--- constraint.sdc ---
create_clock -name core_clock -period 7.85 [get_ports {clkr}]
set_input_delay 1.5700 -clock core_clock [delete_from_list [all_inputs] [get_ports {clkr}]]
set_output_delay 1.5700 -clock core_clock [all_outputs]
set_load 0.01 [all_outputs]
--- config.mk ---
export PLATFORM = sky130hd
export DESIGN_NAME = top_module
export DESIGN_NICKNAME = top_module
export VERILOG_FILES = /design/flow/design.v
export SDC_FILE = /design/flow/constraint.sdc
export NUM_CORES = 4
export LEC_CHECK = 0
export CAP_MARGIN = 20
export CORE_MARGIN = 2
export CORE_UTILIZATION = 57
export CTS_CLUSTER_DIAMETER = 46
export CTS_CLUSTER_SIZE = 52
export SLEW_MARGIN = 20
export TNS_END_PERCENT = 5
--- run.sh ---
#!/bin/bash
# the make line also repeats each setting of config.mk as NAME=value (left out here)
make -C /OpenROAD-flow-scripts/flow DESIGN_CONFIG=/design/flow/config.mk WORK_HOME=/design/flow/orfs CLKGATE_MAP_FILE= finish
--- design.v ---
`timescale 1ns / 1ps
module top_module(
    input  wire        clkr,
    input  wire        rst,
    input  wire        rxr,
    input  wire [4:0]  btnr,
    output wire        spr,
    output wire [7:0]  hr,
    output wire [7:0]  mr,
    output wire [4:0]  date,
    output wire [4:0]  month,
    output wire [7:0]  year,
    output wire [6:0]  seg,
    output wire [3:0]  an,
    output wire        dp
);
    reg [4:0] btnr_prev;
    reg [4:0] btnr_sync;
    wire btn_time_edge;
    wire btn_date_edge;
    wire btn_stopwatch;
    wire btn_sw_reset;       
    wire btn_sw_startstop;   
    always @(posedge clkr) begin
        if (rst) begin
            btnr_sync <= 5'b0;
            btnr_prev <= 5'b0;
        end else begin
            btnr_sync <= btnr;
            btnr_prev <= btnr_sync;
        end
    end
    assign btn_time_edge = btnr_sync[0] && !btnr_prev[0];
    assign btn_date_edge = btnr_sync[1] && !btnr_prev[1];
    assign btn_stopwatch = btnr_sync[2];   
    assign btn_sw_reset = btnr_sync[3] && !btnr_prev[3];      
    assign btn_sw_startstop = btnr_sync[4] && !btnr_prev[4];  
    reg tx_start;
    reg [7:0] tx_data;
    wire tx_busy;
    wire tx_out;
    uart_tx #(
        .BAUD_RATE(9600),
        .CLOCK_FREQ(153_600)
    ) uart_tx_inst (
        .clk(clkr),
        .rst(rst),
        .tx_start(tx_start),
        .tx_data(tx_data),
        .tx(tx_out),
        .tx_busy(tx_busy)
    );
    assign spr = tx_out;
    reg [1:0] tx_state;
    localparam TX_IDLE = 0, TX_WAIT_BUSY = 1, TX_WAIT_DONE = 2;
    always @(posedge clkr) begin
        if (rst) begin
            tx_state <= TX_IDLE;
            tx_start <= 0;
        end else
        case(tx_state)
            TX_IDLE: begin
                tx_start <= 0;
                if (btn_time_edge) begin
                    tx_data <= 8'd0;
                    tx_start <= 1;
                    tx_state <= TX_WAIT_BUSY;
                end
                else if (btn_date_edge) begin
                    tx_data <= 8'd1;
                    tx_start <= 1;
                    tx_state <= TX_WAIT_BUSY;
                end
            end
            TX_WAIT_BUSY: begin
                tx_start <= 0;
                if (tx_busy) begin
                    tx_state <= TX_WAIT_DONE;
                end
            end
            TX_WAIT_DONE: begin
                if (!tx_busy) begin
                    tx_state <= TX_IDLE;
                end
            end
            default: tx_state <= TX_IDLE;
        endcase
    end
    wire rx_ready;
    wire [7:0] rx_data;
    uart_rx #(
        .BAUD_RATE(9600),
        .CLOCK_FREQ(153_600)
    ) uart_rx_inst (
        .clk(clkr),
        .rst(rst),
        .rx(rxr),
        .rx_ready(rx_ready),
        .rx_data(rx_data)
    );
    reg [2:0] rx_state;
    reg [1:0] byte_count;
    localparam RX_IDLE = 0, RX_TIME = 1, RX_DATE = 2;
    reg [7:0] hr_reg, mr_reg, sec_reg;
    reg [4:0] date_reg, month_reg;
    reg [7:0] year_reg;
    assign hr = hr_reg;
    assign mr = mr_reg;
    assign date = date_reg;
    assign month = month_reg;
    assign year = year_reg;
    reg [9:0] clk_1hz_counter;
    reg clk_1hz_pulse;
    always @(posedge clkr) begin
        if (rst) begin
            clk_1hz_counter <= 0;
            clk_1hz_pulse <= 0;
        end else if (clk_1hz_counter == 1_000 - 1) begin
            clk_1hz_counter <= 0;
            clk_1hz_pulse <= 1;
        end else begin
            clk_1hz_counter <= clk_1hz_counter + 1;
            clk_1hz_pulse <= 0;
        end
    end
    always @(posedge clkr) begin
        if (rst) begin
            rx_state <= RX_IDLE;
            byte_count <= 0;
            hr_reg <= 0;
            mr_reg <= 0;
            sec_reg <= 0;
            date_reg <= 0;
            month_reg <= 0;
            year_reg <= 0;
        end else
        case(rx_state)
            RX_IDLE: begin
                byte_count <= 0;
                if (btn_time_edge) begin
                    rx_state <= RX_TIME;
                end
                else if (btn_date_edge) begin
                    rx_state <= RX_DATE;
                end
                else if (clk_1hz_pulse) begin
                    if (sec_reg == 59) begin
                        sec_reg <= 0;
                        if (mr_reg == 59) begin
                            mr_reg <= 0;
                            if (hr_reg == 23) begin
                                hr_reg <= 0;
                            end else begin
                                hr_reg <= hr_reg + 1;
                            end
                        end else begin
                            mr_reg <= mr_reg + 1;
                        end
                    end else begin
                        sec_reg <= sec_reg + 1;
                    end
                end
            end
            RX_TIME: begin
                if (rx_ready) begin
                    case(byte_count)
                        2'd0: hr_reg <= rx_data;
                        2'd1: mr_reg <= rx_data;
                        2'd2: sec_reg <= rx_data;
                    endcase
                    if (byte_count == 2'd2) begin
                        rx_state <= RX_IDLE;
                    end else begin
                        byte_count <= byte_count + 1;
                    end
                end
            end
            RX_DATE: begin
                if (rx_ready) begin
                    case(byte_count)
                        2'd0: date_reg <= rx_data[4:0];
                        2'd1: month_reg <= rx_data[4:0];
                        2'd2: year_reg <= rx_data;
                    endcase
                    if (byte_count == 2'd2) begin
                        rx_state <= RX_IDLE;
                    end else begin
                        byte_count <= byte_count + 1;
                    end
                end
            end
            default: rx_state <= RX_IDLE;
        endcase
    end
    wire [6:0] seg_sw;
    wire [3:0] an_sw;
    wire dp_sw;
    stopwatch_simple sw_inst (
        .CLK100MHZ(clkr),
        .rst(rst),
        .btn_reset(btn_sw_reset),
        .btn_startstop(btn_sw_startstop),
        .seg(seg_sw),
        .an(an_sw),
        .dp(dp_sw)
    );
    wire [6:0] seg_time;
    wire [3:0] an_time;
    wire dp_time;
    reg display_mode;
    always @(posedge clkr) begin
        if (rst) begin
            display_mode <= 0;
        end else if (btn_time_edge) begin
            display_mode <= 0;   
        end else if (btn_date_edge) begin
            display_mode <= 1;   
        end
    end
    seven_seg_display display_inst (
        .clk(clkr),
        .rst(rst),
        .hr(hr_reg),
        .mr(mr_reg),
        .date(date_reg),
        .month(month_reg),
        .mode(display_mode),
        .seg(seg_time),
        .an(an_time),
        .dp(dp_time)
    );
    assign seg = btn_stopwatch ? seg_sw : seg_time;
    assign an = btn_stopwatch ? an_sw : an_time;
    assign dp = btn_stopwatch ? dp_sw : dp_time;
endmodule
module seven_seg_display(
    input wire clk,
    input wire rst,
    input wire [7:0] hr,
    input wire [7:0] mr,
    input wire [4:0] date,
    input wire [4:0] month,
    input wire mode,   
    output reg [6:0] seg,
    output reg [3:0] an,
    output wire dp
);
    assign dp = 1'b1;   
    wire [3:0] hr_tens = hr / 10;
    wire [3:0] hr_ones = hr % 10;
    wire [3:0] mr_tens = mr / 10;
    wire [3:0] mr_ones = mr % 10;
    wire [3:0] date_tens = date / 10;
    wire [3:0] date_ones = date % 10;
    wire [3:0] month_tens = month / 10;
    wire [3:0] month_ones = month % 10;
    reg [1:0] digit_select;
    reg [5:0] refresh_counter;
    always @(posedge clk) begin
        if (rst) begin
            refresh_counter <= 0;
            digit_select <= 0;
        end else begin
        refresh_counter <= refresh_counter + 1;
        if (refresh_counter == 50) begin
            refresh_counter <= 0;
            digit_select <= digit_select + 1;
        end
        end
    end
    reg [3:0] bcd_digit;
    always @(*) begin
        if (mode == 0) begin
            case(digit_select)
                2'b00: begin an = 4'b1110; bcd_digit = mr_ones; end
                2'b01: begin an = 4'b1101; bcd_digit = mr_tens; end
                2'b10: begin an = 4'b1011; bcd_digit = hr_ones; end
                2'b11: begin an = 4'b0111; bcd_digit = hr_tens; end
            endcase
        end else begin
            case(digit_select)
                2'b00: begin an = 4'b1110; bcd_digit = month_ones; end
                2'b01: begin an = 4'b1101; bcd_digit = month_tens; end
                2'b10: begin an = 4'b1011; bcd_digit = date_ones; end
                2'b11: begin an = 4'b0111; bcd_digit = date_tens; end
            endcase
        end
    end
    always @(*) begin
        case(bcd_digit)
            4'd0: seg = 7'b1000000;
            4'd1: seg = 7'b1111001;
            4'd2: seg = 7'b0100100;
            4'd3: seg = 7'b0110000;
            4'd4: seg = 7'b0011001;
            4'd5: seg = 7'b0010010;
            4'd6: seg = 7'b0000010;
            4'd7: seg = 7'b1111000;
            4'd8: seg = 7'b0000000;
            4'd9: seg = 7'b0010000;
            default: seg = 7'b1111111;
        endcase
    end
endmodule
module uart_tx #(
    parameter BAUD_RATE = 9600,
    parameter CLOCK_FREQ = 100_000_000
)(
    input wire clk,
    input wire rst,
    input wire tx_start,
    input wire [7:0] tx_data,
    output reg tx,
    output reg tx_busy
);
    localparam integer CLK_PER_BIT = CLOCK_FREQ / BAUD_RATE;
    reg [3:0] clk_count;
    reg [3:0] bit_index;
    reg [7:0] tx_data_reg;
    reg [2:0] state;
    localparam IDLE = 3'd0;
    localparam START_BIT = 3'd1;
    localparam DATA_BITS = 3'd2;
    localparam STOP_BIT = 3'd3;
    always @(posedge clk) begin
        if (rst) begin
            tx <= 1'b1;
            tx_busy <= 1'b0;
            state <= IDLE;
            clk_count <= 0;
            bit_index <= 0;
        end else
        case(state)
            IDLE: begin
                tx <= 1'b1;
                clk_count <= 0;
                bit_index <= 0;
                tx_busy <= 1'b0;
                if (tx_start) begin
                    tx_data_reg <= tx_data;
                    tx_busy <= 1'b1;
                    state <= START_BIT;
                end
            end
            START_BIT: begin
                tx <= 1'b0;
                if (clk_count < CLK_PER_BIT - 1) begin
                    clk_count <= clk_count + 1;
                end else begin
                    clk_count <= 0;
                    state <= DATA_BITS;
                end
            end
            DATA_BITS: begin
                tx <= tx_data_reg[bit_index];
                if (clk_count < CLK_PER_BIT - 1) begin
                    clk_count <= clk_count + 1;
                end else begin
                    clk_count <= 0;
                    if (bit_index < 7) begin
                        bit_index <= bit_index + 1;
                    end else begin
                        bit_index <= 0;
                        state <= STOP_BIT;
                    end
                end
            end
            STOP_BIT: begin
                tx <= 1'b1;
                if (clk_count < CLK_PER_BIT - 1) begin
                    clk_count <= clk_count + 1;
                end else begin
                    clk_count <= 0;
                    state <= IDLE;
                end
            end
            default: state <= IDLE;
        endcase
    end
endmodule
module uart_rx #(
    parameter BAUD_RATE = 9600,
    parameter CLOCK_FREQ = 100_000_000
)(
    input wire clk,
    input wire rst,
    input wire rx,
    output reg rx_ready,
    output reg [7:0] rx_data
);
    localparam integer CLK_PER_BIT = CLOCK_FREQ / BAUD_RATE;
    reg [3:0] clk_count;
    reg [3:0] bit_index;
    reg [7:0] rx_data_reg;
    reg [2:0] state;
    reg rx_sync, rx_prev;
    localparam IDLE = 3'd0;
    localparam START_BIT = 3'd1;
    localparam DATA_BITS = 3'd2;
    localparam STOP_BIT = 3'd3;
    always @(posedge clk) begin
        if (rst) begin
            rx_sync <= 1'b1;
            rx_prev <= 1'b1;
        end else begin
            rx_sync <= rx;
            rx_prev <= rx_sync;
        end
    end
    always @(posedge clk) begin
        rx_ready <= 1'b0;
        if (rst) begin
            rx_data <= 8'd0;
            state <= IDLE;
            clk_count <= 0;
            bit_index <= 0;
        end else
        case(state)
            IDLE: begin
                clk_count <= 0;
                bit_index <= 0;
                if (rx_prev == 1'b1 && rx_sync == 1'b0) begin
                    state <= START_BIT;
                end
            end
            START_BIT: begin
                if (clk_count < (CLK_PER_BIT / 2) - 1) begin
                    clk_count <= clk_count + 1;
                end else begin
                    clk_count <= 0;
                    if (rx_sync == 1'b0) begin
                        state <= DATA_BITS;
                    end else begin
                        state <= IDLE;
                    end
                end
            end
            DATA_BITS: begin
                if (clk_count < CLK_PER_BIT - 1) begin
                    clk_count <= clk_count + 1;
                end else begin
                    clk_count <= 0;
                    rx_data_reg[bit_index] <= rx_sync;
                    if (bit_index < 7) begin
                        bit_index <= bit_index + 1;
                    end else begin
                        bit_index <= 0;
                        state <= STOP_BIT;
                    end
                end
            end
            STOP_BIT: begin
                if (clk_count < CLK_PER_BIT - 1) begin
                    clk_count <= clk_count + 1;
                end else begin
                    clk_count <= 0;
                    rx_ready <= 1'b1;
                    rx_data <= rx_data_reg;
                    state <= IDLE;
                end
            end
            default: state <= IDLE;
        endcase
    end
endmodule
module stopwatch_simple(
    input  wire CLK100MHZ,
    input  wire rst,
    input  wire btn_reset,       
    input  wire btn_startstop,   
    output reg  [6:0] seg,
    output reg  [3:0] an,
    output wire dp
);
    assign dp = 1'b1;   
    reg running;
    always @(posedge CLK100MHZ) begin
        if (rst || btn_reset) begin
            running <= 0;   
        end else if (btn_startstop) begin
            running <= ~running;   
        end
    end
    reg [6:0] cnt;
    reg tick_10hz;
    always @(posedge CLK100MHZ) begin
        if (rst) begin
            cnt <= 0;
            tick_10hz <= 0;
        end else if (cnt == 100 - 1) begin   
            cnt <= 0;
            tick_10hz <= 1;
        end else begin
            cnt <= cnt + 1;
            tick_10hz <= 0;
        end
    end
    reg [5:0] seconds;   
    reg [5:0] minutes;   
    reg [3:0] centisec;  
    always @(posedge CLK100MHZ) begin
        if (rst || btn_reset) begin
            seconds <= 0;
            minutes <= 0;
            centisec <= 0;
        end else if (running && tick_10hz) begin
            if (centisec == 9) begin
                centisec <= 0;
                if (seconds == 59) begin
                    seconds <= 0;
                    if (minutes == 59) begin
                        minutes <= 0;
                    end else begin
                        minutes <= minutes + 1;
                    end
                end else begin
                    seconds <= seconds + 1;
                end
            end else begin
                centisec <= centisec + 1;
            end
        end
    end
    wire [3:0] s1 = seconds % 10;
    wire [3:0] s10 = seconds / 10;
    wire [3:0] m1 = minutes % 10;
    wire [3:0] m10 = minutes / 10;
    reg [1:0] sel;
    reg [5:0] refresh_cnt;
    always @(posedge CLK100MHZ) begin
        if (rst) begin
            refresh_cnt <= 0;
            sel <= 0;
        end else begin
        refresh_cnt <= refresh_cnt + 1;
        if (refresh_cnt == 50) begin
            refresh_cnt <= 0;
            sel <= sel + 1;
        end
        end
    end
    reg [3:0] digit;
    always @(*) begin
        case(sel)
            2'b00: begin an = 4'b1110; digit = s1; end    
            2'b01: begin an = 4'b1101; digit = s10; end   
            2'b10: begin an = 4'b1011; digit = m1; end    
            2'b11: begin an = 4'b0111; digit = m10; end   
        endcase
    end
    always @(*) begin
        case(digit)
            4'd0: seg = 7'b1000000;
            4'd1: seg = 7'b1111001;
            4'd2: seg = 7'b0100100;
            4'd3: seg = 7'b0110000;
            4'd4: seg = 7'b0011001;
            4'd5: seg = 7'b0010010;
            4'd6: seg = 7'b0000010;
            4'd7: seg = 7'b1111000;
            4'd8: seg = 7'b0000000;
            4'd9: seg = 7'b0010000;
            default: seg = 7'b1111111;
        endcase
    end
endmodule
==> Changelog: implementation, run 1 <==
### Changed

- Status: finished clean
- Pwr per Cell Area: about 160 nW/um^2
- Synth top cell by count: nor2_1
- Combinational Power Share: 6.7%
- # clock sinks: ~160
- Die W: 138 um
- Core Area: 17800 um^2
- Fin. Hold Viols: 0
- R2R Setup Slk: 4.80 ns
- Comb. pwr: 123 uW
- Seq pwr: between 800 and 900 uW
- Root Buffer: clkbuf_16
- Initial antenna violation count: 0
- Setup crit end: seg[3]
- Via count: 9123
- Synthesized flop and latch total: 160
- Hold path depth: 1
- Startpoint Class: flop
- Post-CTS setup buffers: 0
- Sequential share of power: between 40% and 50%
- # hold bufs at CTS: 0
- Final min period: 7.55 ns
- Total GRT Usage: 25.3%
- Hold EP: sw_inst.cnt[0]$_SDFF_PP0_
- Switching portion of total power: 22.5%
- Slowest Stage Delay on Critical Path: slightly below 0.6 ns
- XOR Share, Synth: 3.33%
- Die Size: 19100 um^2
- Fin nets: 1345
- Pre-CTS setup slack: 0.400 ns
- FF-to-FF Start: sw_inst.running$_SDFFE_PP0P_
- Setup TNS: 0 ns
- Critical Path Stages: 22
- Synth Seq Share: about 32%
- Unrepaired setup endpoints after global routing: no
- CP max FO: 10
- Sw Pwr: between 400 and 500 uW
- Min-delay src: sw_inst.cnt[0]$_SDFF_PP0_
- Worst VDD drop: 129 uV
- PostCTS Resize Cnt: 3
- Int Power: 1.42 mW
- Clock skew: roughly 0.0091 ns
- Port buffer count: 53
- YS chip area: 10300 um^2
- Warnings from Yosys: 5
- Worst setup EP type: output pin
- Vias in the first global route: between 8000 and 9000
- Die height: 138 um
- Leak pwr: roughly 4.4 nW
- Seq. cell area: 3300 um^2
- H-tree depth: 4
- Pre-antenna DRT Iters: 5
- Total power: around 1.8 mW
- Filler cells: between 1500 and 2000
- Routability cong.: 0.917
- Critical-path top delay cell: clkdlybuf4s50_1
- Fin. max-slew vios: 0
- Top area contributor share: 29.2%
- P_clk: 849 uW
- Final setup vio count: 0
- Clock Path Buffers: 2
- Crit path kind: reg -> out
- Tool warnings: around 55
- Mapped Cells: 1255
- EDFF count, synth: 10
- Ys flop type: dfxtp_1
- CP cell instances: inv_1, ha_2, mux2i_1, or2_2, ha_1, o21bai_2, ha_1, nor3_4, a31oi_4, a32o_1, a211oi_1, nor2_2, o311a_1, o21ai_1, nand2_1, nor2_1, xnor2_1, mux2_2, ha_1, mux2i_1, a211oi_1, clkdlybuf4s50_1
- Number of max-cap violations: 0
- Fin util: 64.5%
- Comb. cell area: 6520 um^2
- Critical Path RT: 6.28 ns
- Synth area leader: dfxtp_1
- Largest net degree at the start of global routing: 72
- Main logic family: simple AND/OR/NAND/NOR gates
- Highest clock rate: approximately 130 MHz
- Clock power share: 46.5%
- First DRT Iteration DRCs: 664
- IO Count: about 55
- Buf+Inv Stages, Crit Path: 2
- Crit-path most repeated cell: ha_1
- Yosys simple share: 23.0%
- Worst EP arrival: 5.98 ns
- CTS Buf Count: 17
- Global route total overflow: 0
- Final WS setup: between 0.3 and 0.4 ns
- Synth cell types: 93
- Yosys stat cell total: 1255
- Drt wl/cell: 15.8 um
- DP Wirelength: 17200 um
- DRC viols: 0
- Via-per-instance ratio: 5.99
- Cell Area, Synth: 10300 um^2
- Avg Inst Size Synth: approximately 8.2 um^2
- P&R area growth vs syn: 12.0%
- Yosys adder share: 6.90%
- Main power group: registers
- Fin crit share: 96.1%
- Top cells by count: nor2_1, dfxtp_1, nand2_1
- FF-to-FF path depth: 7
- Post-Synth AOI/OAI Area: 20.1%
- Post-Route WL: about 24000 um
- Net count after synthesis: between 1000 and 1500
- Async S/R FF share, synth: 0%
- CTS tree: done
- Worst slew margin: between 30% and 40%
- Worst slew pin tran: 1.02 ns
- Ant. Diodes: 0
- Clk latency late pin: ~0.43 ns
- Mux area share: under 10%
- Top cells by area: dfxtp_1, mux2i_1, ha_1
- Cell class contributing the biggest share of worst-path delay: AND-OR/OR-AND gates
- FF-to-FF End: sw_inst.minutes[5]$_SDFFE_PP0P_
- # rows: 49
- Initial core utilization: a little under three fifths
- Worst-path clk slew: 0.06 ns
- First-pass GRT wire length: a little over 40000 um
- Worst Hold Class: reg -> reg
- Antenna Nets Post-Route: 0
- Crit path from: display_inst.digit_select[0]$_SDFFE_PP0P_
through the flow:
step | hold WS (ns) | cells | area [um^2]
2_1_floorplan | 0.400 | 1255 | 10300
3_3_place_gp | 0.423 | 1492 | 10900
3_5_place_dp | 0.428 | 1492 | 10900
4_1_cts | 0.437 | 1523 | 11500
5_1_grt | 0.464 | 1523 | 11500
6_report | 0.435 | 1523 | 11500
per-layer routing:
metal	part of all wire [%]	routed length, um	up-vias	GRT usage (%)
met2	47	11300	227	42.1
met5	0	0	-	0
met1	47	11400	4288	33.9
met3	4.3	1020	22	4.81
met4	1.1	274	0	6.98
li1	-	-	4586	-
layout make-up:
| type | count | share of cell area [%] |
|---|---|---|
| inverters | 44 | 1.44 |
| flip-flops and latches | 160 | 28.7 |
| repair buffers | 65 | 5.40 |
| well taps | 229 | 2.49 |
| clock inverters | 8 | 1.11 |
| multi-input cells | 994 | 56.7 |
| clock buffers | 23 | 4.17 |
==> run 2: changes to the inputs <==
Settings changed: ABC_AREA from default to 1, CORE_UTILIZATION 57 to 71, CTS_CLUSTER_DIAMETER 46 to default, CTS_CLUSTER_SIZE 52 to 73, PLACE_DENSITY from default to 0.78, TNS_END_PERCENT 5 to default.
Clock period 7.85 ns to 5.74 ns, I/O delays scaled along.
==> Changelog: implementation, run 2 <==
### Changed

- FF-to-FF path depth: 11 (+4)
- Worst slew pin tran: 1.66 ns (+0.646 ns)
- Final min period: about 7 ns
- Routability cong.: 0.909 (-0.86%)
- Port buffer count: 53 (unchanged)
- Global route total overflow: 0 (unchanged)
- Startpoint Class: flop
- Die W: 122 um (-12%)
- Root Buffer: clkbuf_16
- R2R Setup Slk: 2.85 ns (-1.95 ns)
- Top cells by area: dfxtp_1, nand2_1, inv_1
- Layout check faults: capacitance limit, slew limit, setup timing
- Worst-path clk slew: 0.06 ns (about the same)
- Pwr per Cell Area: 301 nW/um^2 (+89%)
- Yosys simple share: 29.9% (+6.9 points)
- Worst Hold Class: reg -> reg
- Antenna Nets Post-Route: 0 (unchanged)
- Hold path depth: 2 (+1)
- Main logic family: simple AND/OR/NAND/NOR gates
- XOR Share, Synth: 1.94% (-1.4 points)
- P_clk: 1.10 mW (+30%)
- CP max FO: 16 (+6)
- Avg Inst Size Synth: 6.72 um^2 (-18%)
- Cell Area, Synth: 9940 um^2 (-3.2%)
- Warnings from Yosys: 5 (unchanged)
- Initial core utilization: 72.2% (+15 points)
- Fin crit share: 126% (+30 points)
- YS chip area: 9940 um^2 (-3.2%)
- Drt wl/cell: 17.5 um (+11%)
- Comb. pwr: 1.41 mW (+1000%)
- Yosys adder share: 6.92% (+0.029 points)
- Pre-antenna DRT Iters: 7 (+2)
- P&R area growth vs syn: 23.2%
- Hold EP: btnr_prev[0]$_SDFF_PP0_
- Buf+Inv Stages, Crit Path: 6 (+4)
- Crit path kind: reg -> out
- Synth area leader: dfxtp_1
- Switching portion of total power: 38.4% (+16 points)
- Via count: 11032 (+21%)
- Worst slew margin: -12.1% (-44 points)
- Fin util: 88.9% (+24 points)
- Mux area share: 0.201% (-9.8 points)
- Ant. Diodes: 0 (unchanged)
- Post-Place Cells: 1735 (+16%)
- Fin. max-slew vios: 6 (+6)
- Sequential share of power: 31.9% (-15 points)
- Clock skew: 0.00826 ns (-0.000869 ns)
- Synth top cell by count: nand2_1
- Synthesized flop and latch total: 160 (unchanged)
- Highest clock rate: about 140 MHz
- Slowest Stage Delay on Critical Path: 0.50 ns (-0.08 ns)
- Worst VDD drop: 248 uV (+92%)
- Top area contributor share: 30.2% (+0.98 points)
- Core Area: 13800 um^2 (-23%)
- CTS tree: done
- Ys flop type: dfxtp_1
- DP Wirelength: 17300 um (+0.55%)
- Leak pwr: 5.42 nW (+23%)
- Synth Seq Share: 33.2% (+1.1 points)
- Largest net degree at the start of global routing: 50 (-31%)
- Via-per-instance ratio: 6.15 (+2.7%)
- DRC viols: 0 (unchanged)
- H-tree depth: 4 (unchanged)
- Total GRT Usage: 33.8% (+8.5 points)
- Async S/R FF share, synth: 0% (unchanged)
- Number of max-cap violations: 1 (+1)
- Vias in the first global route: 9441 (+12%)
- Sw Pwr: 1.42 mW (+240%)
- Fin. Hold Viols: 0 (unchanged)
- Critical Path RT: 4.59 ns (-1.69 ns)
- Final setup vio count: 7 (+7)
- Worst setup EP type: output pin
- Unrepaired setup endpoints after global routing: yes
- Min-delay src: btnr_sync[0]$_SDFF_PP0_
- Clk latency late pin: 0.42 ns (about the same)
- Final WS setup: -1.48 ns (-1.78 ns)
- Worst EP arrival: 6.07 ns (+0.09 ns)
- Critical-path top delay cell: nor2_1
- Crit-path most repeated cell: nand2_1
- First-pass GRT wire length: 41600 um (+2.0%)
- First DRT Iteration DRCs: 1463 (+120%)
- # clock sinks: 160 (unchanged)
- IO Count: 55 (unchanged)
- Clock Path Buffers: 2 (unchanged)
- Fin nets: 1664 (+24%)
- # rows: 43 (-12%)
- Top cells by count: nand2_1, inv_1, nor2_1
- Status: complete, but fails checks
- Post-Synth AOI/OAI Area: 17.6% (-2.4 points)
- Combinational Power Share: 38.3% (+32 points)
- Setup crit end: seg[3]
- Yosys stat cell total: 1480 (+18%)
- CTS Buf Count: 17 (unchanged)
- Die height: 122 um (-12%)
- Filler cells: 721 (-55%)
- Hold WS: 0.438 ns (+0.00322 ns)
- Mapped Cells: 1480 (+18%)
- FF-to-FF Start: rx_state[2]$_DFF_P_
- EDFF count, synth: 10 (unchanged)
- Int Power: 2.27 mW (+60%)
- Cell class contributing the biggest share of worst-path delay: simple AND/OR/NAND/NOR gates
- Net count after synthesis: 1543 (+17%)
- Seq pwr: 1.17 mW (+37%)
- Crit path from: display_mode$_SDFFE_PP0P_
- Main power group: combinational logic
- Initial antenna violation count: 0 (unchanged)
- Synth cell types: 55 (-41%)
- Critical Path Stages: 34 (+55%)
- Die Size: 15000 um^2 (-22%)
- Final std cells w/o fill: 1794 (+18%)
- Post-Route WL: 31400 um (+31%)
- Clock power share: 29.8% (-17 points)
- Tool warnings: 58 (+5.5%)
- FF-to-FF End: mr_reg[2]$_SDFFE_PP0P_
[run 2: layer usage]
metal	GRT usage, %	vias up	routed length, um
met4	12.9	0	2230
met3	6.04	226	3510
met5	0	-	0
li1	-	5120	-
met1	40.4	4983	11400
met2	60.1	703	14300
[run 2: timing repair]
item,CTS,global route
pin swaps,38,39
gates resized,86,93
endpoints found under the setup margin,7,7
buffers inserted,14,14
hold buffers,0,0
[run 2: layout make-up]
class	instances	area (um^2)	area share [%]
clock buffers	19	453	3.70
clock inverters	13	126	1.03
inverters	229	875	7.14
multi-input cells	1060	6140	50.1
flip-flops and latches	160	3310	27.0
well taps	180	225	1.84
repair buffers	133	1120	9.16
[run 2: stage by stage]
step	setup WS (ns)	power (mW)	area (um^2)	TNS (ns)
floorplan	0.331	1.83	9940	0
global placement	-0.0397	2.11	10900	-0.100
detailed placement	-0.192	2.13	10900	-1.10
CTS	-0.0396	3.27	11800	-0.190
global route	-1.70	3.81	12200	-11.69
finish	-1.48	3.69	12200	-10.14
==> run 3: changes to the inputs <==
Settings changed: ABC_AREA 1 to default, CORE_UTILIZATION 71 to 59, CTS_CLUSTER_SIZE 73 to 52, PLACE_DENSITY 0.78 to default, SETUP_SLACK_MARGIN from default to 1.34.
Clock period 5.74 ns to 5.14 ns, I/O delays scaled along.
==> Changelog: implementation, run 3 <==
### Changed

- H-tree depth: 4 (unchanged)
- Die Size: 18500 um^2 (+24%)
- Switching portion of total power: 25.0% (-13 points)
- Avg Inst Size Synth: 8.18 um^2 (+22%)
- Hold WS: 0.432 ns (-0.00656 ns)
- Critical-path top delay cell: or4_4
- Total GRT Usage: 28.8% (-5.0 points)
- Largest net degree at the start of global routing: 62 (+24%)
- Seq pwr: 1.31 mW (+10%)
- Net count after synthesis: 1318 (-15%)
- Critical Path RT: 4.11 ns (-0.48 ns)
- YS chip area: 10300 um^2 (+3.3%)
- Synth cell types: 93 (+69%)
- Highest clock rate: around 170 MHz
- Port buffer count: 53 (unchanged)
- Root Buffer: clkbuf_16
- FF-to-FF End: mr_reg[6]$_SDFFE_PP0P_
- Warnings from Yosys: 5 (unchanged)
- Main power group: registers
- Top area contributor share: 29.2% (-0.98 points)
- Synth area leader: dfxtp_1
- Yosys stat cell total: 1255 (-15%)
- Core Area: 17200 um^2 (+25%)
- Ys flop type: dfxtp_1
- Initial antenna violation count: 0 (unchanged)
- Critical Path Stages: 21 (-38%)
- Pre-CTS setup slack: -0.662 ns (-0.470 ns)
- Antenna Nets Post-Route: 0 (unchanged)
- Pre-antenna DRT Iters: 7 (unchanged)
- Worst VDD drop: 220 uV (-11%)
- Worst slew margin: 30.3% (+42 points)
- Clock skew: 0.0129 ns (+0.00466 ns)
- Buf+Inv Stages, Crit Path: 2 (-4)
- FF-to-FF path depth: 9 (-2)
- Global route total overflow: 0 (unchanged)
- Worst setup EP type: output pin
- First-pass GRT wire length: 43600 um (+4.8%)
- Synth Seq Share: 32.2% (-1.1 points)
- Yosys simple share: 23.0% (-6.9 points)
- Via count: 9769 (-11%)
- Routability cong.: 0.942 (+3.6%)
- Yosys adder share: 6.90% (-0.029 points)
- Number of max-cap violations: 0 (-1)
- Startpoint Class: flop
- Sequential share of power: 48.4% (+16 points)
- Worst-path clk slew: 0.06 ns (about the same)
- IO Count: 55 (unchanged)
- Mapped Cells: 1255 (-15%)
- CTS Buf Count: 17 (unchanged)
- Setup crit end: seg[1]
- Unrepaired setup endpoints after global routing: yes
- Min-delay src: btnr_sync[3]$_SDFF_PP0_
- Setup TNS: -3.60 ns (+6.54 ns)
- Top cells by count: nor2_1, dfxtp_1, nand2_1
- Main logic family: simple AND/OR/NAND/NOR gates
- Crit path from: display_inst.digit_select[0]$_SDFFE_PP0P_
- Synthesized flop and latch total: 160 (unchanged)
- Sw Pwr: 676 uW (-52%)
- Final setup vio count: 7 (unchanged)
- Layout check faults: setup timing
- Top cells by area: dfxtp_1, mux2i_1, ha_1
- Status: complete, but fails checks
- Int Power: 2.03 mW (-10%)
- First DRT Iteration DRCs: 659 (-55%)
- Via-per-instance ratio: 5.77 (-6.1%)
- Clock power share: 43.2% (+13 points)
- Fin util: 76.2% (-13 points)
- Worst slew pin tran: 1.05 ns (-0.619 ns)
- Synth top cell by count: nor2_1
- Leak pwr: 5.29 nW (-2.3%)
- Final WS setup: -0.647 ns (+0.829 ns)
- Fin crit share: 113% (-13 points)
- EDFF count, synth: 10 (unchanged)
- Pwr per Cell Area: 207 nW/um^2 (-31%)
- Cell class contributing the biggest share of worst-path delay: simple AND/OR/NAND/NOR gates
- Crit path kind: reg -> out
- Vias in the first global route: 9086 (-3.8%)
- Post-Synth AOI/OAI Area: 20.1% (+2.4 points)
- # rows: 48 (+12%)
- DP Wirelength: 19700 um (+14%)
- Worst EP arrival: 4.76 ns (-1.31 ns)
- Mux area share: 9.99% (+9.8 points)
- # clock sinks: 160 (unchanged)
- Fin nets: 1517 (-8.8%)
- # hold bufs at CTS: 0 (unchanged)
- Fin. Hold Viols: 0 (unchanged)
- CP max FO: 4 (-12)
- Crit-path most repeated cell: ha_4
- Hold path depth: 2 (unchanged)
- Hold EP: btnr_prev[3]$_SDFF_PP0_
- CP cell instances: inv_2, ha_4, mux2i_4, or2_4, ha_4, o21bai_4, ha_4, nor3_4, nand2b_2, or4_4, o211ai_2, nor2_2, maj3_2, mux2_4, nor2_4, xnor2_2, mux2_4, ha_4, nand2b_4, a221oi_4, buf_2
- Tool warnings: 58 (unchanged)
- DRC viols: 0 (unchanged)
- P&R area growth vs syn: 27.5%
- Combinational Power Share: 8.3% (-30 points)
- Drt wl/cell: 15.7 um (-10%)
- Initial core utilization: 59.8% (-12 points)
- Async S/R FF share, synth: 0% (unchanged)
- R2R Setup Slk: 2.17 ns (-0.68 ns)
- Cell Area, Synth: 10300 um^2 (+3.3%)
- Clock Path Buffers: 2 (unchanged)
- Final min period: between 5 and 6 ns
- Post-Route WL: 26600 um (-15%)
- Worst Hold Class: reg -> reg
- CTS tree: done
- Ant. Diodes: 0 (unchanged)
- Clk latency late pin: 0.42 ns (about the same)
- Comb. pwr: 225 uW (-84%)
- FF-to-FF Start: sec_reg[0]$_SDFFE_PP0P_
- Die height: 136 um (+11%)
- XOR Share, Synth: 3.33% (+1.4 points)
- Die W: 136 um (+11%)
- P_clk: 1.17 mW (+6%)
- Slowest Stage Delay on Critical Path: 0.41 ns (-0.09 ns)
- Fin. max-slew vios: 0 (-6)
-- run 3: repair_timing --
| item | CTS | global route |
|---|---|---|
| hold endpoints to repair | 0 | 0 |
| pin swaps | 9 | 10 |
| setup buffers | 5 | 4 |
| gates resized | 48 | 29 |
| setup endpoints to repair | 7 | 7 |
-- run 3: through the flow --
stage	std cells	power, mW	cell area [um^2]
floorplan	1255	1.48	10500
global placement	1650	1.54	12300
detailed placement	1650	1.54	12300
CTS	1687	2.71	12900
global route	1692	2.80	13100
finish	1692	2.71	13100
-- run 3: layer usage --
| metal | share of wire (%) | global-route usage [%] | up-vias | wire length (um) |
|---|---|---|---|---|
| met5 | 0 | 0 | - | 0 |
| met4 | 1.5 | 7.06 | 0 | 409 |
| met3 | 4.3 | 3.95 | 36 | 1140 |
| met2 | 48 | 48.9 | 233 | 12800 |
| met1 | 46 | 38.9 | 4568 | 12300 |
| li1 | - | - | 4932 | - |
-- run 3: layout make-up --
| class | count | area, um^2 |
|---|---|---|
| Multi-Input combinational cell | 994 | 6920 |
| Fill cell | 1287 | 4080 |
| Sequential cell | 160 | 3310 |
| Timing Repair Buffer | 237 | 1880 |
| Clock buffer | 20 | 457 |
| Tap cell | 225 | 282 |
| Inverter | 44 | 165 |
| Clock inverter | 12 | 96.3 |
==> run 4: changes to the inputs <==
Settings changed: CELL_PAD_IN_SITES_DETAIL_PLACEMENT from default to 2, CELL_PAD_IN_SITES_GLOBAL_PLACEMENT from default to 2, CORE_MARGIN 2 to 8, CORE_UTILIZATION 59 to 29, CTS_CLUSTER_SIZE 52 to 48, MIN_ROUTING_LAYER from default to met1, SETUP_SLACK_MARGIN 1.34 to 1.98.
Clock period 5.14 ns to 13.2 ns, I/O delays scaled along.
==> Changelog: implementation, run 4 <==
### Changed

- Leak pwr: 4.34 nW (-18%)
- DP Area: 11100 um^2 (-9.4%)
- Clk latency late pin: 0.43 ns (about the same)
- Yosys stat cell total: 1255 (unchanged)
- Crit-path most repeated cell: ha_1
- Synth Seq Share: 32.2% (unchanged)
- IO Count: 55 (unchanged)
- Ys flop type: dfxtp_1
- Avg Inst Size Synth: 8.18 um^2 (unchanged)
- # hold bufs at CTS: 0 (unchanged)
- First DRT Iteration DRCs: 348 (-47%)
- # rows: 69 (+44%)
- Hold EP: btnr_prev[3]$_SDFF_PP0_
- Mapped Cells: 1255 (unchanged)
- Status: finished clean
- Die Size: 41700 um^2 (+130%)
- YS chip area: 10300 um^2 (unchanged)
- Clock Path Buffers: 2 (unchanged)
- Combinational Power Share: 7.1% (-1.2 points)
- Async S/R FF share, synth: 0% (unchanged)
- Final setup vio count: 0 (-7)
- Root Buffer: clkbuf_16
- Post-Route WL: 31800 um (+20%)
- Worst EP arrival: 6.83 ns (+2.07 ns)
- Port buffer count: 53 (unchanged)
- Worst VDD drop: 67.4 uV (-69%)
- Tool warnings: 53 (-8.6%)
- Highest clock rate: 106 MHz
- Yosys simple share: 23.0% (unchanged)
- Antenna Nets Post-Route: 0 (unchanged)
- Buf+Inv Stages, Crit Path: 2 (unchanged)
- Cell Area, Synth: 10300 um^2 (unchanged)
- Net count after synthesis: 1318 (unchanged)
- FF-to-FF Start: sec_reg[0]$_SDFFE_PP0P_
- Total GRT Usage: 15.3% (-14 points)
- Int Power: 796 uW (-61%)
- Crit path kind: reg -> out
- EDFF count, synth: 10 (unchanged)
- Final min period: about 9.5 ns
- CTS tree: done
- Critical-path top delay cell: a2111oi_0
- Via-per-instance ratio: 5.31 (-8.1%)
- Fin nets: 1340 (-12%)
- Main power group: registers
- R2R Setup Slk: 10.32 ns (+8.15 ns)
- Synth cell types: 93 (unchanged)
- Warnings from Yosys: 5 (unchanged)
- Hold path depth: 2 (unchanged)
- Clock skew: 0.00791 ns (-0.00501 ns)
- Post-CTS setup buffers: 0 (-5)
- Largest net degree at the start of global routing: 78 (+26%)
- FF-to-FF End: mr_reg[2]$_SDFFE_PP0P_
- DRC viols: 0 (unchanged)
- Initial core utilization: 29.2% (-31 points)
- Die height: 204 um (+50%)
- FF-to-FF path depth: 9 (unchanged)
- Final std cells w/o fill: 1751 (+3.5%)
- Die W: 204 um (+50%)
- Min-delay src: btnr_sync[3]$_SDFF_PP0_
- Synth top cell by count: nor2_1
- Synth area leader: dfxtp_1
- CP max FO: 15 (+11)
- Sw Pwr: 274 uW (-59%)
- Post-Synth AOI/OAI Area: 20.1% (unchanged)
- Worst setup EP type: output pin
- Unrepaired setup endpoints after global routing: no
- # clock sinks: 160 (unchanged)
- Total power: 1.07 mW (-60%)
- CP cell instances: ha_1, mux2_2, nand2b_1, inv_1, ha_1, a2111oi_0, a21oi_1, nor2_1, a21oi_1, o221ai_1, o211ai_1, or3_1, o32ai_1, ha_1, nand2b_1, a221oi_1, clkdlybuf4s50_1
- Critical Path Stages: 17 (-19%)
- Design area: 11700 um^2 (-11%)
- Worst-path clk slew: 0.06 ns (about the same)
- Drt wl/cell: 18.2 um (+16%)
- Mux area share: 9.99% (unchanged)
- Initial antenna violation count: 0 (unchanged)
- Clock power share: 45.2% (+2.0 points)
- Routability cong.: 0.784 (-17%)
- Vias in the first global route: 9851 (+8.4%)
- Worst slew pin tran: 1.11 ns (+0.0645 ns)
- Ant. Diodes: 0 (unchanged)
- Critical Path RT: 10.56 ns (+6.45 ns)
- Top cells by area: dfxtp_1, mux2i_1, ha_1
- Synthesized flop and latch total: 160 (unchanged)
- Fin crit share: 71.8% (-41 points)
- Pre-antenna DRT Iters: 4 (-3)
- Cell class contributing the biggest share of worst-path delay: AND-OR/OR-AND gates
- Via count: 9294 (-4.9%)
- DP Wirelength: 23700 um (+21%)
- Worst slew margin: 24.1% (-6.2 points)
- Main logic family: simple AND/OR/NAND/NOR gates
- Number of max-cap violations: 0 (unchanged)
- P&R area growth vs syn: 14.0%
- Top cells by count: nor2_1, dfxtp_1, nand2_1
- Comb. pwr: 76.2 uW (-66%)
- P_clk: 484 uW (-59%)
- Filler cells: 3998 (+210%)
- Top area contributor share: 29.2% (unchanged)
- Slowest Stage Delay on Critical Path: 0.78 ns (+0.37 ns)
- H-tree depth: 4 (unchanged)
- Seq pwr: 510 uW (-61%)
- Core Area: 35200 um^2 (+110%)
- Pwr per Cell Area: 91.5 nW/um^2 (-56%)
- Post-Place Cells: 1719 (+4.2%)
- Setup crit end: seg[1]
- Yosys adder share: 6.90% (unchanged)
- Worst Hold Class: reg -> reg
- Crit path from: display_inst.digit_select[0]$_SDFFE_PP0P_
- Startpoint Class: flop
- Setup TNS: 0 ns (+3.60 ns)
- Fin. Hold Viols: 0 (unchanged)
- Sequential share of power: 47.7% (-0.7 points)
- Fin util: 33.2% (-43 points)
- Global route total overflow: 0 (unchanged)
- CTS Buf Count: 17 (unchanged)
- Fin. max-slew vios: 0 (unchanged)
- XOR Share, Synth: 3.33% (unchanged)
- Switching portion of total power: 25.6% (+0.66 points)
- First-pass GRT wire length: 52500 um (+20%)
- PostCTS Resize Cnt: 0 (-100%)
-- run 4: area by class of cell --
class	count	area [um^2]	area share, %
multi-input combinational	994	6510	55.6
clock inverter	14	130	1.11
timing repair buffer	60	581	4.96
clock buffer	18	439	3.75
sequential	160	3300	28.2
inverter	44	165	1.41
tap	461	577	4.93
-- run 4: per-layer routing --
| layer | GRT usage [%] | up-vias | wire length, um |
|---|---|---|---|
| met2 | 26.2 | 102 | 15200 |
| met4 | 3.73 | 0 | 451 |
| met3 | 2.12 | 34 | 674 |
| li1 | - | 4568 | - |
| met1 | 19.9 | 4590 | 15500 |
| met5 | 0 | - | 0 |
-- run 4: stage by stage --
step	hold slack, ns	setup WS [ns]
2_1_floorplan	0.400	5.47
3_3_place_gp	0.428	4.34
3_5_place_dp	0.431	4.17
4_1_cts	0.443	3.68
5_1_grt	0.460	3.06
6_report	0.436	3.73
==> run 5: changes to the inputs <==
Settings changed: CAP_MARGIN 20 to 40, CELL_PAD_IN_SITES_DETAIL_PLACEMENT 2 to default, CELL_PAD_IN_SITES_GLOBAL_PLACEMENT 2 to default, CORE_MARGIN 8 to 4, CORE_UTILIZATION 29 to 40, CTS_CLUSTER_SIZE 48 to default, MIN_ROUTING_LAYER met1 to default, SETUP_SLACK_MARGIN 1.98 to default, SLEW_MARGIN 20 to 10.
Clock period 13.2 ns to 10.0 ns, I/O delays scaled along.
==> Changelog: implementation, run 5 <==
### Changed

- Cell Area, Synth: 10300 um^2 (unchanged)
- Critical-path top delay cell: ha_1
- Top cells by area: dfxtp_1, mux2i_1, ha_1
- Warnings from Yosys: 5 (unchanged)
- Port buffer count: 53 (unchanged)
- Tool warnings: 53 (unchanged)
- Crit path from: display_inst.digit_select[0]$_SDFFE_PP0P_
- Pre-antenna DRT Iters: 5 (+1)
- YS chip area: 10300 um^2 (unchanged)
- Buf+Inv Stages, Crit Path: 2 (unchanged)
- First-pass GRT wire length: 41600 um (-21%)
- Sequential share of power: 46.6% (-1.1 points)
- Initial antenna violation count: 0 (unchanged)
- Die height: 168 um (-18%)
- Crit-path most repeated cell: ha_1
- Clk latency late pin: 0.42 ns (about the same)
- CP max FO: 19 (+4)
- Final WS setup: 1.43 ns (-2.30 ns)
- Post-Route WL: 25000 um (-21%)
- Post-Synth AOI/OAI Area: 20.1% (unchanged)
- Yosys adder share: 6.90% (unchanged)
- XOR Share, Synth: 3.33% (unchanged)
- Yosys stat cell total: 1255 (unchanged)
- DP Wirelength: 17900 um (-25%)
- R2R Setup Slk: 7.37 ns (-2.95 ns)
- Met1 Use GR: 24.2% (+4.3 points)
- Routability cong.: 0.917 (+17%)
- Mux area share: 9.99% (unchanged)
- Core Area: 25300 um^2 (-28%)
- Status: finished clean
- Worst setup EP type: output pin
- FF-to-FF End: sw_inst.minutes[5]$_SDFFE_PP0P_
- Hold path depth: 0 (-2)
- Fin. Hold Viols: 0 (unchanged)
- # hold bufs at CTS: 0 (unchanged)
- Setup crit end: seg[1]
- FF-to-FF path depth: 8 (-1)
- Net count after synthesis: 1318 (unchanged)
- Antenna Nets Post-Route: 0 (unchanged)
- Crit path kind: reg -> out
- DP Area: 11000 um^2 (-1.2%)
- Top area contributor share: 29.2% (unchanged)
- Synthesized flop and latch total: 160 (unchanged)
- Leak pwr: 4.40 nW (+1.4%)
- CTS tree: done
- Clock power share: 46.7% (+1.5 points)
- Initial core utilization: 40.7% (+12 points)
- Worst slew margin: 40.8% (+17 points)
- Drt wl/cell: 15.4 um (-15%)
- Root Buffer: clkbuf_16
- Critical Path Stages: 22 (+5)
- Hold EP: uart_tx_inst.tx_data_reg[0]$_DFFE_PP_
- Avg Inst Size Synth: 8.18 um^2 (unchanged)
- CTS Buf Count: 17 (unchanged)
- Final min period: 8.57 ns
- Clock Path Buffers: 2 (unchanged)
- Yosys simple share: 23.0% (unchanged)
- H-tree depth: 4 (unchanged)
- Fin crit share: 85.7% (+14 points)
- Clock skew: 0.00518 ns (-0.00273 ns)
- # rows: 58 (-16%)
- Vias in the first global route: 8352 (-15%)
- First DRT Iteration DRCs: 617 (+77%)
- Fin nets: 1345 (+0.37%)
- DRC viols: 0 (unchanged)
- Final setup vio count: 0 (unchanged)
- Hold WS: 0.442 ns (+0.00642 ns)
- Cell class contributing the biggest share of worst-path delay: AND-OR/OR-AND gates
- Ys flop type: dfxtp_1
- Slowest Stage Delay on Critical Path: 0.68 ns (-0.10 ns)
- Synth cell types: 93 (unchanged)
- Die W: 168 um (-18%)
- Total power: 1.44 mW (+35%)
- Number of max-cap violations: 0 (unchanged)
- Synth Seq Share: 32.2% (unchanged)
- Highest clock rate: between 100 and 150 MHz
- GRT met3 Usage: 3.08% (+0.95 points)
- Worst-path clk slew: 0.07 ns (about the same)
- Global route hottest layer: met2
- Pre-CTS setup slack: 1.79 ns (-2.37 ns)
- Synth area leader: dfxtp_1
- Unrepaired setup endpoints after global routing: no
- CP cell instances: inv_1, ha_1, mux2i_1, or2_2, ha_1, o21bai_2, ha_1, nor3_2, a31oi_4, a32o_1, a211oi_1, nor2_2, o311a_1, o21ai_0, nand2_1, nor2_1, xnor2_1, mux2_2, ha_1, nand2b_1, a221oi_1, clkdlybuf4s50_1
- Fin. max-slew vios: 0 (unchanged)
- Largest net degree at the start of global routing: 64 (-18%)
- Post-CTS setup buffers: 0 (unchanged)
- Design area: 11600 um^2 (-0.81%)
- Worst EP arrival: 6.57 ns (-0.26 ns)
- Min-delay src: tx_data$_SDFFCE_PP0P_
- Comb. pwr: 97.0 uW (+27%)
- Combinational Power Share: 6.7% (-0.4 points)
- Post-Place Cells: 1592 (-7.4%)
- Setup TNS: 0 ns (unchanged)
- Seq pwr: 672 uW (+32%)
- Sw Pwr: 348 uW (+27%)
- Fin util: 46.0% (+13 points)
- Met2 usage: 28.4% (+2.2 points)
- Top cells by count: nor2_1, dfxtp_1, nand2_1
- # clock sinks: 160 (unchanged)
- Total GRT Usage: 17.5% (+2.2 points)
- Switching portion of total power: 24.1% (-1.6 points)
- Worst VDD drop: 123 uV (+82%)
- Critical Path RT: 8.00 ns (-2.56 ns)
- Mapped Cells: 1255 (unchanged)
- IO Count: 55 (unchanged)
- P&R area growth vs syn: 13.0%
- Int Power: 1.10 mW (+38%)
- P_clk: 675 uW (+39%)
- Pwr per Cell Area: 124 nW/um^2 (+36%)
- PostCTS Resize Cnt: 0 (unchanged)
- Synth top cell by count: nor2_1
- Main logic family: simple AND/OR/NAND/NOR gates
- Worst slew pin tran: 0.880 ns (-0.230 ns)
- Main power group: the clock network
- Ant. Diodes: 0 (unchanged)
- Via count: 9103 (-2.1%)
- Via-per-instance ratio: 5.60 (+5.5%)
- Global route total overflow: 0 (unchanged)
- Final std cells w/o fill: 1625 (-7.2%)
- Startpoint Class: flop
- FF-to-FF Start: sw_inst.running$_SDFFE_PP0P_
- Die Size: 28300 um^2 (-32%)
- Async S/R FF share, synth: 0% (unchanged)
- EDFF count, synth: 10 (unchanged)
- Worst Hold Class: reg -> reg
-- run 5: routing by layer --
metal | part of all wire, % | vias to the layer above
li1 | - | 4595
met1 | 49 | 4291
met2 | 46 | 197
met3 | 4.1 | 20
met4 | 1.1 | 0
met5 | 0 | -
-- run 5: layout make-up --
class	count	area [um^2]
repair buffers	65	619
multi-input cells	994	6500
flip-flops and latches	160	3300
clock inverters	14	179
inverters	44	165
well taps	330	413
clock buffers	18	429
fillers	2521	13600
==> run 6: changes to the inputs <==
Settings changed: CAP_MARGIN 40 to 20, CELL_PAD_IN_SITES_DETAIL_PLACEMENT from default to 1, CORE_MARGIN 4 to 8, CTS_CLUSTER_SIZE from default to 41, GPL_ROUTABILITY_DRIVEN from default to 0, GPL_TIMING_DRIVEN from default to 0, MIN_ROUTING_LAYER from default to met2, PLACE_DENSITY_LB_ADDON from default to 0.29, SETUP_SLACK_MARGIN from default to -0.82, SLEW_MARGIN 10 to 20, TNS_END_PERCENT from default to 50.
==> Changelog: implementation, run 6 <==
### Changed

- Status: finished clean
- Top cells by count: nor2_1, dfxtp_1, nand2_1
- Synth Seq Share: 32.2% (unchanged)
- Synthesized flop and latch total: 160 (unchanged)
- Combinational Power Share: 7.8% (+1.1 points)
- DP Area: 11200 um^2 (+2.0%)
- Avg Inst Size Synth: 8.18 um^2 (unchanged)
- Unrepaired setup endpoints after global routing: no
- # clock sinks: 160 (unchanged)
- Worst slew pin tran: 1.01 ns (+0.132 ns)
- Clock skew: 0.00987 ns (+0.00469 ns)
- Leak pwr: 4.48 nW (+1.7%)
- Hold WS: 0.437 ns (-0.00508 ns)
- Fin. max-slew vios: 0 (unchanged)
- EDFF count, synth: 10 (unchanged)
- FF-to-FF Start: sec_reg[0]$_SDFFE_PP0P_
- Largest net degree at the start of global routing: 17 (-73%)
- Crit-path most repeated cell: ha_1
- Fin nets: 1389 (+3.3%)
- Number of max-cap violations: 0 (unchanged)
- Sw Pwr: 372 uW (+6.9%)
- Global route total overflow: 0 (unchanged)
- Clock power share: 46.8% (about the same)
- Die Size: 31100 um^2 (+9.7%)
- First-pass GRT wire length: 53000 um (+27%)
- Tool warnings: 53 (unchanged)
- P&R area growth vs syn: 15.2%
- Setup crit end: seg[1]
- Port buffer count: 52 (-1.9%)
- Drt wl/cell: 19.7 um (+28%)
- Root Buffer: clkbuf_16
- Worst Hold Class: reg -> reg
- Pre-antenna DRT Iters: 40 (+35)
- Critical Path Stages: 23 (+4.5%)
- Mux area share: 9.99% (unchanged)
- Design area: 11800 um^2 (+2.0%)
- FF-to-FF End: hr_reg[0]$_SDFFE_PP0P_
- CTS Buf Count: 17 (unchanged)
- Initial antenna violation count: 0 (unchanged)
- First DRT Iteration DRCs: 2846 (+360%)
- Sequential share of power: 45.4% (-1.2 points)
- Worst EP arrival: 6.78 ns (+0.21 ns)
- Ys flop type: dfxtp_1
- Critical Path RT: 8.00 ns (about the same)
- FF-to-FF path depth: 10 (+2)
- Top area contributor share: 29.2% (unchanged)
- Via-per-instance ratio: 8.11 (+45%)
- Initial core utilization: 40.8% (+0.12 points)
- Post-Place Cells: 1637 (+2.8%)
- XOR Share, Synth: 3.33% (unchanged)
- Die height: 176 um (+4.8%)
- Core Area: 25200 um^2 (-0.29%)
- Mapped Cells: 1255 (unchanged)
- Hold EP: uart_tx_inst.tx_data_reg[0]$_DFFE_PP_
- H-tree depth: 4 (unchanged)
- Async S/R FF share, synth: 0% (unchanged)
- DP Wirelength: 22800 um (+27%)
- Yosys adder share: 6.90% (unchanged)
- Cell class contributing the biggest share of worst-path delay: AND-OR/OR-AND gates
- DRC viols: 0 (unchanged)
- IO Count: 55 (unchanged)
- Highest clock rate: 114 MHz (-2.4%)
- Post-Route WL: 32900 um (+31%)
- Synth area leader: dfxtp_1
- Net count after synthesis: 1318 (unchanged)
- Slowest Stage Delay on Critical Path: 0.58 ns (-0.10 ns)
- Clk latency late pin: 0.44 ns (+0.02 ns)
- Startpoint Class: flop
- Fin crit share: 87.8% (+2.1 points)
- Synth top cell by count: nor2_1
- Setup TNS: 0 ns (unchanged)
- Worst-path clk slew: 0.07 ns (about the same)
- # hold bufs at CTS: 0 (unchanged)
- Post-Synth AOI/OAI Area: 20.1% (unchanged)
- Yosys simple share: 23.0% (unchanged)
- CP cell instances: buf_6, buf_6, clkbuf_1, buf_1, nor2_1, ha_1, o21bai_2, ha_1, nor3_2, a31oi_4, a32o_1, a211oi_1, nor2_2, o311a_1, o21ai_0, nand2_1, nor2_1, xnor2_1, mux2_2, ha_1, nand2b_1, a221oi_1, clkdlybuf4s50_1
- Worst slew margin: 31.9% (-8.9 points)
- Seq pwr: 672 uW (about the same)
- Post-CTS setup buffers: 0 (unchanged)
- Vias in the first global route: 14907 (+78%)
- Final min period: 8.78 ns (+0.207 ns)
- Main power group: the clock network
- Min-delay src: tx_data$_SDFFCE_PP0P_
- Synth cell types: 93 (unchanged)
- Int Power: 1.11 mW (+1.2%)
- Final setup vio count: 0 (unchanged)
- Critical-path top delay cell: clkdlybuf4s50_1
- Total power: 1.48 mW (+2.6%)
- PostCTS Resize Cnt: 0 (unchanged)
- Crit path kind: reg -> out
- Buf+Inv Stages, Crit Path: 5 (+3)
- CTS tree: done
- Main logic family: simple AND/OR/NAND/NOR gates
- Comb. pwr: 116 uW (+20%)
- Warnings from Yosys: 5 (unchanged)
- Via count: 13542 (+49%)
- Antenna Nets Post-Route: 0 (unchanged)
- # rows: 58 (unchanged)
- YS chip area: 10300 um^2 (unchanged)
- Pwr per Cell Area: 125 nW/um^2 (+0.61%)
- Die W: 176 um (+4.8%)
- Clock Path Buffers: 2 (unchanged)
- Yosys stat cell total: 1255 (unchanged)
- Worst setup EP type: output pin
- R2R Setup Slk: 6.71 ns (-0.66 ns)
- Switching portion of total power: 25.1% (+1.0 points)
- Crit path from: display_mode$_SDFFE_PP0P_
- Hold path depth: 0 (unchanged)
- Final std cells w/o fill: 1669 (+2.7%)
- Worst VDD drop: 128 uV (+4.0%)
- Top cells by area: dfxtp_1, mux2i_1, ha_1
- CP max FO: 10 (-9)
- P_clk: 693 uW (+3%)
- Total GRT Usage: 31.9% (+14 points)
- Fin. Hold Viols: 0 (unchanged)
- Cell Area, Synth: 10300 um^2 (unchanged)
run 6: through the flow:
step / utilization, % / setup slack (ns)
after global routing: 47.0 / 0.798
after detailed placement: 44.5 / 1.75
after global placement: 44.5 / 1.82
after floorplan: - / 2.91
after CTS: 47.0 / 1.24
final: 47.0 / 1.22
run 6: routing by layer:
metal / global-route usage (%) / up-vias / wire, um
met4: 8.30 / 15 / 3270
met5: 10.1 / - / 292
li1: - / 4633 / -
met1: - / 4633 / 0
met2: 39.5 / 3739 / 17100
met3: 39.0 / 522 / 12200
run 6: area by class of cell:
class,instances,area [um^2]
Antenna cell,1,2.50
Buffer,57,303
Clock buffer,23,542
Clock inverter,8,85.1
Fill cell,3061,13300
Inverter,44,165
Multi-Input combinational cell,994,6500
Sequential cell,160,3300
Tap cell,330,413
Timing Repair Buffer,52,520
==> run 7: changes to the inputs <==
Settings changed: CELL_PAD_IN_SITES_DETAIL_PLACEMENT 1 to default, CORE_MARGIN 8 to 2, CORE_UTILIZATION 40 to 58, CTS_CLUSTER_SIZE 41 to default, GPL_ROUTABILITY_DRIVEN 0 to default, GPL_TIMING_DRIVEN 0 to default, MIN_ROUTING_LAYER met2 to default, PLACE_DENSITY_LB_ADDON 0.29 to default, SETUP_SLACK_MARGIN -0.82 to default, TNS_END_PERCENT 50 to default.
Clock period 10.0 ns to 5.33 ns, I/O delays scaled along.
==> Changelog: implementation, run 7 <==
### Changed

- Ys flop type: dfxtp_1
- Vias in the first global route: 9235 (-38%)
- Total power: 2.70 mW (+83%)
- Worst setup EP type: output pin
- Worst VDD drop: 236 uV (+84%)
- IO Count: 55 (unchanged)
- DP Wirelength: 19700 um (-13%)
- Port buffer count: 53 (+1.9%)
- CTS tree: done
- Top area contributor share: 29.2% (unchanged)
- Synth area leader: dfxtp_1
- Setup TNS: -2.99 ns (-2.99 ns)
- CTS Buf Count: 17 (unchanged)
- Comb. pwr: 214 uW (+84%)
- Initial core utilization: 59.4% (+19 points)
- Critical Path Stages: 20 (-13%)
- Hold EP: btnr_prev[3]$_SDFF_PP0_
- EDFF count, synth: 10 (unchanged)
- Synth Seq Share: 32.2% (unchanged)
- Ant. Diodes: 0 (-1)
- Min-delay src: btnr_sync[3]$_SDFF_PP0_
- Final WS setup: -0.511 ns (-1.74 ns)
- FF-to-FF Start: sec_reg[0]$_SDFFE_PP0P_
- Buf+Inv Stages, Crit Path: 4 (-1)
- YS chip area: 10300 um^2 (unchanged)
- FF-to-FF path depth: 9 (-1)
- Worst-path clk slew: 0.06 ns (about the same)
- DRC viols: 0 (unchanged)
- Mux area share: 9.99% (unchanged)
- Int Power: 2.05 mW (+85%)
- Crit path kind: reg -> out
- Clock power share: 45.2% (-1.6 points)
- Leak pwr: 5.36 nW (+20%)
- P&R area growth vs syn: 29.1%
- Global route total overflow: 0 (unchanged)
- H-tree depth: 4 (unchanged)
- Drt wl/cell: 15.9 um (-19%)
- Synth cell types: 93 (unchanged)
- Via count: 9907 (-27%)
- First-pass GRT wire length: 43700 um (-18%)
- Top cells by count: nor2_1, dfxtp_1, nand2_1
- Worst EP arrival: 4.77 ns (-2.01 ns)
- Tool warnings: 58 (+9.4%)
- Pre-antenna DRT Iters: 5 (-88%)
- Switching portion of total power: 24.1% (-1.0 points)
- CP cell instances: buf_4, buf_4, ha_1, mux2i_2, buf_4, mux2i_4, a211oi_1, a32o_2, o211ai_2, or2_2, mux2i_1, o21ai_2, nand2_2, nor2_4, xnor2_2, mux2_4, ha_4, nand2b_4, a221oi_4, buf_2
- Crit-path most repeated cell: buf_4
- Pwr per Cell Area: 204 nW/um^2 (+63%)
- Via-per-instance ratio: 5.82 (-28%)
- Main logic family: simple AND/OR/NAND/NOR gates
- Clock skew: 0.00858 ns (-0.00128 ns)
- R2R Setup Slk: 2.32 ns (-4.39 ns)
- Net count after synthesis: 1318 (unchanged)
- Total GRT Usage: 28.7% (-3.2 points)
- Sw Pwr: 651 uW (+75%)
- Routability cong.: 0.923
- Mapped Cells: 1255 (unchanged)
- XOR Share, Synth: 3.33% (unchanged)
- Avg Inst Size Synth: 8.18 um^2 (unchanged)
- # clock sinks: 160 (unchanged)
- Synth top cell by count: nor2_1
- FF-to-FF End: mr_reg[6]$_SDFFE_PP0P_
- Yosys simple share: 23.0% (unchanged)
- Slowest Stage Delay on Critical Path: 0.44 ns (-0.14 ns)
- Antenna Nets Post-Route: 0 (unchanged)
- CP max FO: 5 (-5)
- Critical-path top delay cell: ha_1
- Fin crit share: 110% (+22 points)
- Post-Synth AOI/OAI Area: 20.1% (unchanged)
- Yosys adder share: 6.90% (unchanged)
- Crit path from: display_inst.digit_select[1]$_SDFFE_PP0P_
- Clock Path Buffers: 2 (unchanged)
- Die height: 137 um (-22%)
- Cell class contributing the biggest share of worst-path delay: AND-OR/OR-AND gates
- Async S/R FF share, synth: 0% (unchanged)
- First DRT Iteration DRCs: 653 (-77%)
- Final setup vio count: 7 (+7)
- Fin util: 76.7% (+30 points)
- Combinational Power Share: 7.9% (about the same)
- Largest net degree at the start of global routing: 93 (+76)
- Main power group: registers
- Final min period: between 5 and 6 ns
- Unrepaired setup endpoints after global routing: yes
- Setup crit end: seg[1]
- Root Buffer: clkbuf_16
- Worst slew margin: 31.1% (-0.81 points)
- Layout check faults: setup timing
- Post-Route WL: 27000 um (-18%)
- Yosys stat cell total: 1255 (unchanged)
- Fin. max-slew vios: 0 (unchanged)
- Critical Path RT: 4.26 ns (-3.74 ns)
- Startpoint Class: flop
- Sequential share of power: 46.9% (+1.5 points)
- Fin. Hold Viols: 0 (unchanged)
- Seq pwr: 1.27 mW (+89%)
- Top cells by area: dfxtp_1, mux2i_1, ha_1
- Die W: 137 um (-22%)
- Number of max-cap violations: 0 (unchanged)
- Worst slew pin tran: 1.03 ns (+0.0215 ns)
- Cell Area, Synth: 10300 um^2 (unchanged)
- Die Size: 18800 um^2 (-40%)
- P_clk: 1.22 mW (+76%)
- Hold path depth: 2 (+2)
- Clk latency late pin: 0.43 ns (about the same)
- Core Area: 17300 um^2 (-31%)
- Status: complete, but fails checks
- Pre-CTS setup slack: -0.508 ns (-2.26 ns)
- Hold WS: 0.443 ns (+0.00588 ns)
- Highest clock rate: 171 MHz
- Initial antenna violation count: 0 (unchanged)
- Warnings from Yosys: 5 (unchanged)
- Synthesized flop and latch total: 160 (unchanged)
- # rows: 48 (-17%)
- Fin nets: 1529 (+10%)
- Worst Hold Class: reg -> reg
==> run 7: layout make-up <==
type	count	area, um^2
timing repair buffer	249	1980
clock buffer	18	450
fill	1330	4040
tap	225	282
multi-input combinational	994	6930
sequential	160	3310
clock inverter	13	151
inverter	44	165
==> run 7: repair_timing <==
item / 4_1_cts / 5_1_grt
endpoints found under the hold margin: 0 / 0
pin swaps: 21 / 21
hold buffers: 0 / 0
resized: 57 / 31
setup buffers: 14 / 8
setup endpoints to repair: 7 / 7
cloned: 0 / 0
==> run 7: per-stage QoR <==
stage,instance area [um^2],instances
after floorplan,10400,1255
after global placement,12300,1653
after detailed placement,12300,1653
after CTS,13100,1696
after global routing,13300,1703
final,13300,1703
==> run 7: routing by layer <==
layer	share of wire [%]	wire length, um	up-vias	global-route usage, %
met4	1.5	418	0	7.22
li1	-	-	4959	-
met1	46	12400	4661	37.4
met3	4.0	1090	40	4.00
met2	48	13100	247	49.9
met5	0	0	-	0
Power and IR drop assume default switching activity.
